## job 101
Design RSA_TOP, start of the top module:
module RSA_TOP (
    clk, rst_n, in_valid,
    in_p, in_q, in_e, in_c,
    out_valid, out_m
);
Size in the first run: roughly 14000 cells after synthesis, roughly 36 I/O pins, about 110000 um^2 of cells after synthesis.
Settings: LEC_CHECK=0, CAP_MARGIN=20, CORE_MARGIN=2, CORE_UTILIZATION=72, CTS_CLUSTER_DIAMETER=375, CTS_CLUSTER_SIZE=21, PLACE_DENSITY=0.42, SETUP_SLACK_MARGIN=2.16, SLEW_MARGIN=20; clock period 14.4 ns.
run.sh (not shown) runs the stock make flow with config.mk's settings and CLKGATE_MAP_FILE=.
Job 101 never completed, since it errored out during detailed placement.
What job 102 does differently from job 101 at the input level:
Settings: SETUP_SLACK_MARGIN removed (was 2.16); PLACE_DENSITY removed (was 0.42); CORE_UTILIZATION changed from 72 to 55; CTS_CLUSTER_SIZE removed (was 21); CTS_CLUSTER_DIAMETER removed (was 375); the clock period (ns, I/O delays scaled along) changed from 14.4 to 85.7.
[summary]
Job 102 -> job 101: summed instance area of the synthesized netlist delta 0, exact match
Per the comparison of job 102 with job 101, routability congestion estimate decreased by 11% relative to the old numbers; die extent in y increased by about 14% relative to the old numbers; starting utilization of the core area decreased by 17 points relative to the old numbers; number of core rows increased by about 14% relative to the old numbers; synthesized cell count closely matched the old numbers.
In job 102, the width of the die came out 55 um above the value in job 101.
Compared with job 101, in job 102 die size went up by 31%; register bit count reported by yosys did not really move.
| area reported by Yosys stat | job 102 vs job 101 | ≈ equal |
Job 102 completed end to end with timing, DRC and antenna clean.

* * *

Starting RTL as in the previous note.
export LEC_CHECK = 0
export ABC_AREA = 1
export CAP_MARGIN = 5
export CORE_ASPECT_RATIO = 0.89
export CORE_MARGIN = 2
export CORE_UTILIZATION = 72
export CTS_CLUSTER_DIAMETER = 190
export GPL_TIMING_DRIVEN = 1
export MAX_ROUTING_LAYER = met4
export MIN_ROUTING_LAYER = met1
export SLEW_MARGIN = 5
export TNS_END_PERCENT = 75
create_clock -name core_clock -period 59.8 [get_ports {clk}]
The baseline ended with an error in global routing.
==> next run, changes <==
--- a/flow/config.mk
+++ b/flow/config.mk
@@ -8,6 +8,6 @@
 export ABC_AREA = 1
-export CAP_MARGIN = 5
+export CAP_MARGIN = 20
 export CORE_ASPECT_RATIO = 0.89
 export CORE_MARGIN = 2
-export CORE_UTILIZATION = 72
+export CORE_UTILIZATION = 71
 export CTS_CLUSTER_DIAMETER = 190
==> flow/constraint.sdc (replaced) <==
create_clock -name core_clock -period 61.5 [get_ports {clk}]
set_input_delay 12.3000 -clock core_clock [delete_from_list [all_inputs] [get_ports {clk}]]
set_output_delay 12.3000 -clock core_clock [all_outputs]
set_load 0.01 [all_outputs]
Effect:
- This time the run finished with negative setup slack left
- die area increases by 1.4%
- synthesized area is unchanged
- synthesized cell count stays the same
==> next run, changes <==
--- a/flow/config.mk
+++ b/flow/config.mk
@@ -11,4 +11,5 @@
 export CORE_MARGIN = 2
-export CORE_UTILIZATION = 71
-export CTS_CLUSTER_DIAMETER = 190
+export CORE_UTILIZATION = 58
+export CTS_CLUSTER_DIAMETER = 205
+export CTS_CLUSTER_SIZE = 72
 export GPL_TIMING_DRIVEN = 1
@@ -16,2 +17,3 @@
 export MIN_ROUTING_LAYER = met1
+export PLACE_DENSITY = 0.5
 export SLEW_MARGIN = 5
==> flow/constraint.sdc (replaced) <==
create_clock -name core_clock -period 72.4 [get_ports {clk}]
set_input_delay 14.4800 -clock core_clock [delete_from_list [all_inputs] [get_ports {clk}]]
set_output_delay 14.4800 -clock core_clock [all_outputs]
set_load 0.01 [all_outputs]
After rerunning: With this change the flow passed the timing, design-rule and antenna checks. Wire length came out lower by 8.0%. Sequential share of layout area grows by 0.30 points. Count of clock-buffer cells in the layout grows by 2. Register-to-register slack is better by 7700 ps. Synthesized cell count is unchanged. Cell count came out lower by 1.5%. Hold slack barely changes. Utilization fell by 19 points.
==> next run, changes <==
==> flow/config.mk (replaced) <==
export PLATFORM = sky130hd
export DESIGN_NAME = RSA_TOP
export DESIGN_NICKNAME = RSA_TOP
export VERILOG_FILES = /design/flow/design.v
export SDC_FILE = /design/flow/constraint.sdc
export NUM_CORES = 4
export LEC_CHECK = 0
export CAP_MARGIN = 20
export CORE_MARGIN = 2
export CORE_UTILIZATION = 68
export SLEW_MARGIN = 20
==> flow/constraint.sdc (replaced) <==
create_clock -name core_clock -period 25.5 [get_ports {clk}]
set_input_delay 5.1000 -clock core_clock [delete_from_list [all_inputs] [get_ports {clk}]]
set_output_delay 5.1000 -clock core_clock [all_outputs]
set_load 0.01 [all_outputs]
The new run died in clock tree synthesis (DPL-0033).
Synthesized area grows by 0.96%.
Die area shrinks by 14%.
Synthesized cell count shrinks by 12%.

* * *

Setup of P:
Starting RTL as in the previous note.
make LEC_CHECK=0 CAP_MARGIN=40 CELL_PAD_IN_SITES_GLOBAL_PLACEMENT=2 CORE_ASPECT_RATIO=1.28 CORE_MARGIN=10 CORE_UTILIZATION=25 CTS_CLUSTER_DIAMETER=162 GPL_TIMING_DRIVEN=1 MAX_ROUTING_LAYER=met5 MIN_ROUTING_LAYER=met2 PLACE_DENSITY=0.71 SLEW_MARGIN=30 TNS_END_PERCENT=75 finish   # period 71.3 ns
P ran in full, but the layout does not pass; the checks complain about setup timing.
The inputs of Q differ from those of P as listed below.
- MIN_ROUTING_LAYER now met1, was met2
- SLEW_MARGIN now 5, was 30
- CTS_CLUSTER_DIAMETER now 333, was 162
- CAP_MARGIN now 20, was 40
- CORE_ASPECT_RATIO now 1.85, was 1.28
- PLACE_DENSITY no longer set, was 0.71
- CTS_CLUSTER_SIZE now 100, previously not set
- HOLD_SLACK_MARGIN now 0.28, previously not set
- CELL_PAD_IN_SITES_GLOBAL_PLACEMENT no longer set, was 2
- CORE_UTILIZATION now 67, was 25
- the clock period (ns, I/O delays scaled along) now 120.0, was 71.3
Notes after the runs:
In the tables for P and Q, clock-buffer cell count reads lower with Q.
met2 wire length ended up 32000 um lower on Q than on P.
P finished every stage; the final checks, however, were not passed, the failures being setup timing.
Q reached the end of the flow, and the finished layout is clean on the timing, design-rule and antenna checks.
[inputs] R vs Q
- clearing MAX_ROUTING_LAYER, which used to be met5
- swapping 10 for 2 in CORE_MARGIN
- clearing MIN_ROUTING_LAYER, which used to be met1
- swapping 67 for 10 in CORE_UTILIZATION
- swapping 5 for 20 in SLEW_MARGIN
- clearing CTS_CLUSTER_DIAMETER, which used to be 333
- clearing CTS_CLUSTER_SIZE, which used to be 100
- clearing TNS_END_PERCENT, which used to be 75
- clearing GPL_TIMING_DRIVEN, which used to be 1
- clearing CORE_ASPECT_RATIO, which used to be 1.85
- clearing HOLD_SLACK_MARGIN, which used to be 0.28
- swapping 120.0 for 104.0 in the clock period (ns, I/O delays scaled along)
Compared with Q, R shows global-route wire length before repair that has gone down by a little under 10%.
Looking at Q and R, the sequential cell count is a wash.
Highest metal layer used by the detailed router = met5: Q; highest metal layer used by the detailed router = met4: R
[compare] base=Q new=R: number of I/O port buffers now sits at about the same level, logic depth of the worst setup path including buffers now sits higher, area taken by flip-flops and latches now sits at about the same level, final critical-path setup slack now sits lower.

* * *

Starting RTL as in the previous note.
Design RSA_TOP, start of the top module:
module RSA_TOP (
    clk, rst_n, in_valid,
    in_p, in_q, in_e, in_c,
    out_valid, out_m
);
==> flow/config.mk <==
export PLATFORM = sky130hd
export DESIGN_NAME = RSA_TOP
export DESIGN_NICKNAME = RSA_TOP
export VERILOG_FILES = /design/flow/design.v
export SDC_FILE = /design/flow/constraint.sdc
export NUM_CORES = 4
export LEC_CHECK = 0
export CAP_MARGIN = 20
export CORE_MARGIN = 2
export CORE_UTILIZATION = 72
export CTS_CLUSTER_DIAMETER = 27
export CTS_CLUSTER_SIZE = 21
export PLACE_DENSITY = 0.38
export SETUP_SLACK_MARGIN = 2.16
export SLEW_MARGIN = 20
==> flow/constraint.sdc <==
create_clock -name core_clock -period 14.4 [get_ports {clk}]
set_input_delay 2.8800 -clock core_clock [delete_from_list [all_inputs] [get_ports {clk}]]
set_output_delay 2.8800 -clock core_clock [all_outputs]
set_load 0.01 [all_outputs]
The first run did not get past detailed placement (DPL-0033).
==> next run, changes <==
CORE_UTILIZATION = 40   (was 72)
CTS_CLUSTER_DIAMETER = unset   (was 27)
CTS_CLUSTER_SIZE = unset   (was 21)
PLACE_DENSITY = unset   (was 0.38)
SETUP_SLACK_MARGIN = unset   (was 2.16)
clock period = 90.0 ns   (was 14.4 ns; I/O delays follow)
=>
- The changed run finished with timing, DRC and antenna clean
- synthesized cell count is unchanged
- synthesized area is unchanged
- die size increases by well over a third
==> next run, changes <==
clock period = 85.7 ns   (was 90.0 ns; I/O delays follow)
Clock skew went down by 4.0 ps. Routed wire length went up by 0.56%. Die area does not change. Global-route usage went up by 0.14 points. Register-to-register slack degrades by 430 ps. Sequential share of layout area hardly moves. Non-clock buffer count went up by 49. Worst setup slack degrades by 430 ps.
==> next run, changes <==
CAP_MARGIN = 35   (was 20)
CORE_MARGIN = 5   (was 2)
CTS_CLUSTER_DIAMETER = 285   (was unset)
CTS_CLUSTER_SIZE = 99   (was unset)
clock period = 90.0 ns   (was 85.7 ns; I/O delays follow)
The new run passed the timing, design-rule and antenna checks.
Utilization fell by 0.19 points.
Register-to-register slack improves by 370 ps.
Die size is higher by 2.3%.
Non-clock buffer count fell by 33.
Worst hold slack stays flat.
Wire length stays flat.
Final area shrinks by 0.45%.
==> next run, changes <==
ABC_AREA = 1   (was unset)
CAP_MARGIN = 20   (was 35)
CORE_MARGIN = 2   (was 5)
CORE_UTILIZATION = 71   (was 40)
CTS_CLUSTER_DIAMETER = unset   (was 285)
CTS_CLUSTER_SIZE = unset   (was 99)
clock period = 61.1 ns   (was 90.0 ns; I/O delays follow)
What happened:
- The new run finished but failed the layout checks on negative setup slack
- area after synthesis decreases by 0.95%
- critical path depth rose by 23
- routed wire length is higher by 13%
- synthesized cell count rises by 13%
- design area rises by 7.2%
- sequential cell count stays the same

* * *

== exp/yarrow ==
RSA_TOP again, from the RTL that the note above started with.
make LEC_CHECK=0 CAP_MARGIN=40 CELL_PAD_IN_SITES_GLOBAL_PLACEMENT=2 CORE_ASPECT_RATIO=0.84 CORE_MARGIN=10 CORE_UTILIZATION=25 CTS_CLUSTER_DIAMETER=34 GPL_TIMING_DRIVEN=1 MAX_ROUTING_LAYER=met5 MIN_ROUTING_LAYER=met2 PLACE_DENSITY=0.71 SLEW_MARGIN=30 TNS_END_PERCENT=75 finish   # period 120.0 ns
For exp/delta, these inputs were changed with respect to exp/yarrow:
==> flow/config.mk <==
export PLATFORM = sky130hd
export DESIGN_NAME = RSA_TOP
export DESIGN_NICKNAME = RSA_TOP
export VERILOG_FILES = /design/flow/design.v
export SDC_FILE = /design/flow/constraint.sdc
export NUM_CORES = 4
export LEC_CHECK = 0
export CAP_MARGIN = 20
export CORE_ASPECT_RATIO = 1.85
export CORE_MARGIN = 10
export CORE_UTILIZATION = 57
export CTS_CLUSTER_DIAMETER = 333
export CTS_CLUSTER_SIZE = 100
export GPL_ROUTABILITY_DRIVEN = 0
export GPL_TIMING_DRIVEN = 1
export HOLD_SLACK_MARGIN = 0.28
export MAX_ROUTING_LAYER = met5
export MIN_ROUTING_LAYER = met1
export SLEW_MARGIN = 5
export TNS_END_PERCENT = 5
==> results <==
Summary of exp/delta over exp/yarrow: final worst-path cycle share saw little to no change; critical path depth now sits at about the same level; met1 layer wirelength in the final routing climbed 110000 µm. [exp/delta vs exp/yarrow] wire length of the first global-routing pass: lower in exp/delta. exp/delta vs exp/yarrow on core utilization of the finished layout: exp/delta is the higher one. Summary of exp/delta over exp/yarrow: chip height fell by about 1.7%, hold slack grew by 0.017 ns, setup slack rose by 0.099 ns, number of standard cells in the layout, taps in and fillers out down about 17%. Compared to exp/yarrow, exp/delta has sequential share of cell area 0.17 points higher.
Edits applied to the flow inputs when going from exp/delta to exp/harbor:
==> flow/config.mk <==
export PLATFORM = sky130hd
export DESIGN_NAME = RSA_TOP
export DESIGN_NICKNAME = RSA_TOP
export VERILOG_FILES = /design/flow/design.v
export SDC_FILE = /design/flow/constraint.sdc
export NUM_CORES = 4
export LEC_CHECK = 0
export CAP_MARGIN = 35
export CORE_MARGIN = 10
export CORE_UTILIZATION = 25
export CTS_CLUSTER_DIAMETER = 285
export CTS_CLUSTER_SIZE = 99
export GPL_ROUTABILITY_DRIVEN = 0
export SLEW_MARGIN = 5
export TNS_END_PERCENT = 5
==> flow/constraint.sdc <==
create_clock -name core_clock -period 90.0 [get_ports {clk}]
set_input_delay 18.0000 -clock core_clock [delete_from_list [all_inputs] [get_ports {clk}]]
set_output_delay 18.0000 -clock core_clock [all_outputs]
set_load 0.01 [all_outputs]
## What came out
In exp/harbor, final instance area is higher than in exp/delta. Summary of the comparison: count of clock buffers in the final design is higher in exp/harbor, relative to exp/delta. Final critical delay including setup and external delays | exp/harbor below exp/delta. Master of the slowest instance on the critical path: or4b_2 -> exp/harbor, a21oi_1 -> exp/delta.
Edits applied to the flow inputs when going from exp/harbor to exp/amber:
--- a/flow/config.mk
+++ b/flow/config.mk
@@ -8,3 +8,3 @@
 export CAP_MARGIN = 35
-export CORE_MARGIN = 10
+export CORE_MARGIN = 5
 export CORE_UTILIZATION = 25
@@ -13,3 +13,3 @@
 export GPL_ROUTABILITY_DRIVEN = 0
-export SLEW_MARGIN = 5
+export SLEW_MARGIN = 20
 export TNS_END_PERCENT = 5
[summary]
Delta (exp/amber minus exp/harbor): wire length of the first global-routing pass fell 0.77%, fraction of met3 tracks used by global routing closely matched the old numbers. Re mean instance size in the synthesized netlist: no difference whatsoever between exp/harbor and exp/amber. In terms of area growth from synthesis to layout, exp/amber and exp/harbor differ only marginally. exp/amber went all the way through synthesis, placement and routing and the layout is clean on timing, DRC and antenna.
Here is what was changed in the inputs of exp/cedar compared with exp/amber.
--- a/flow/config.mk
+++ b/flow/config.mk
@@ -7,5 +7,6 @@
 export LEC_CHECK = 0
-export CAP_MARGIN = 35
-export CORE_MARGIN = 5
-export CORE_UTILIZATION = 25
+export CAP_MARGIN = 0
+export CORE_ASPECT_RATIO = 0.5
+export CORE_MARGIN = 10
+export CORE_UTILIZATION = 61
 export CTS_CLUSTER_DIAMETER = 285
@@ -13,3 +14,3 @@
 export GPL_ROUTABILITY_DRIVEN = 0
-export SLEW_MARGIN = 20
+export SLEW_MARGIN = 5
 export TNS_END_PERCENT = 5
Findings:
exp/cedar completed end to end with timing, DRC and antenna clean. | final instance area | exp/cedar vs exp/amber | better |. The higher area added between synthesis and finish came out of exp/amber. Endpoint of the worst setup timing path = private_D[1]: exp/amber; endpoint of the worst setup timing path = private_D[6]: exp/cedar. Taking exp/amber as the reference, in exp/cedar clock latency reported for the late side of the worst-skew pair decreased 0.03 ns; initial standard-cell utilization of the core shows an increase of 36 points; instance count after placement with tap cells included now sits lower. exp/cedar gives less time the final worst path needs with I/O delays and setup than exp/amber did. Worst setup margin, exp/cedar and exp/amber, higher one = exp/cedar. From exp/amber to exp/cedar the numbers moved as follows: final core area utilization moved up; number of nets at the end of the flow level.
Input changes introduced in exp/lagoon (baseline for comparison: exp/cedar):
==> flow/config.mk <==
export PLATFORM = sky130hd
export DESIGN_NAME = RSA_TOP
export DESIGN_NICKNAME = RSA_TOP
export VERILOG_FILES = /design/flow/design.v
export SDC_FILE = /design/flow/constraint.sdc
export NUM_CORES = 4
export LEC_CHECK = 0
export CAP_MARGIN = 20
export CORE_MARGIN = 2
export CORE_UTILIZATION = 40
export SLEW_MARGIN = 20
==> flow/constraint.sdc <==
create_clock -name core_clock -period 143.0 [get_ports {clk}]
set_input_delay 28.6000 -clock core_clock [delete_from_list [all_inputs] [get_ports {clk}]]
set_output_delay 28.6000 -clock core_clock [all_outputs]
set_load 0.01 [all_outputs]
Findings:
- exp/lagoon — clock latency reported for the late side of the worst-skew pair 0.02 ns higher, exp/cedar as reference
- Per the comparison of exp/lagoon with exp/cedar, required time of the worst setup path saw an increase; final worst slack saw an increase.
- Post-detailed-routing wire length, exp/lagoon vs exp/cedar: down slightly
- Max clock period minus worst slack across exp/lagoon and exp/cedar: exp/lagoon
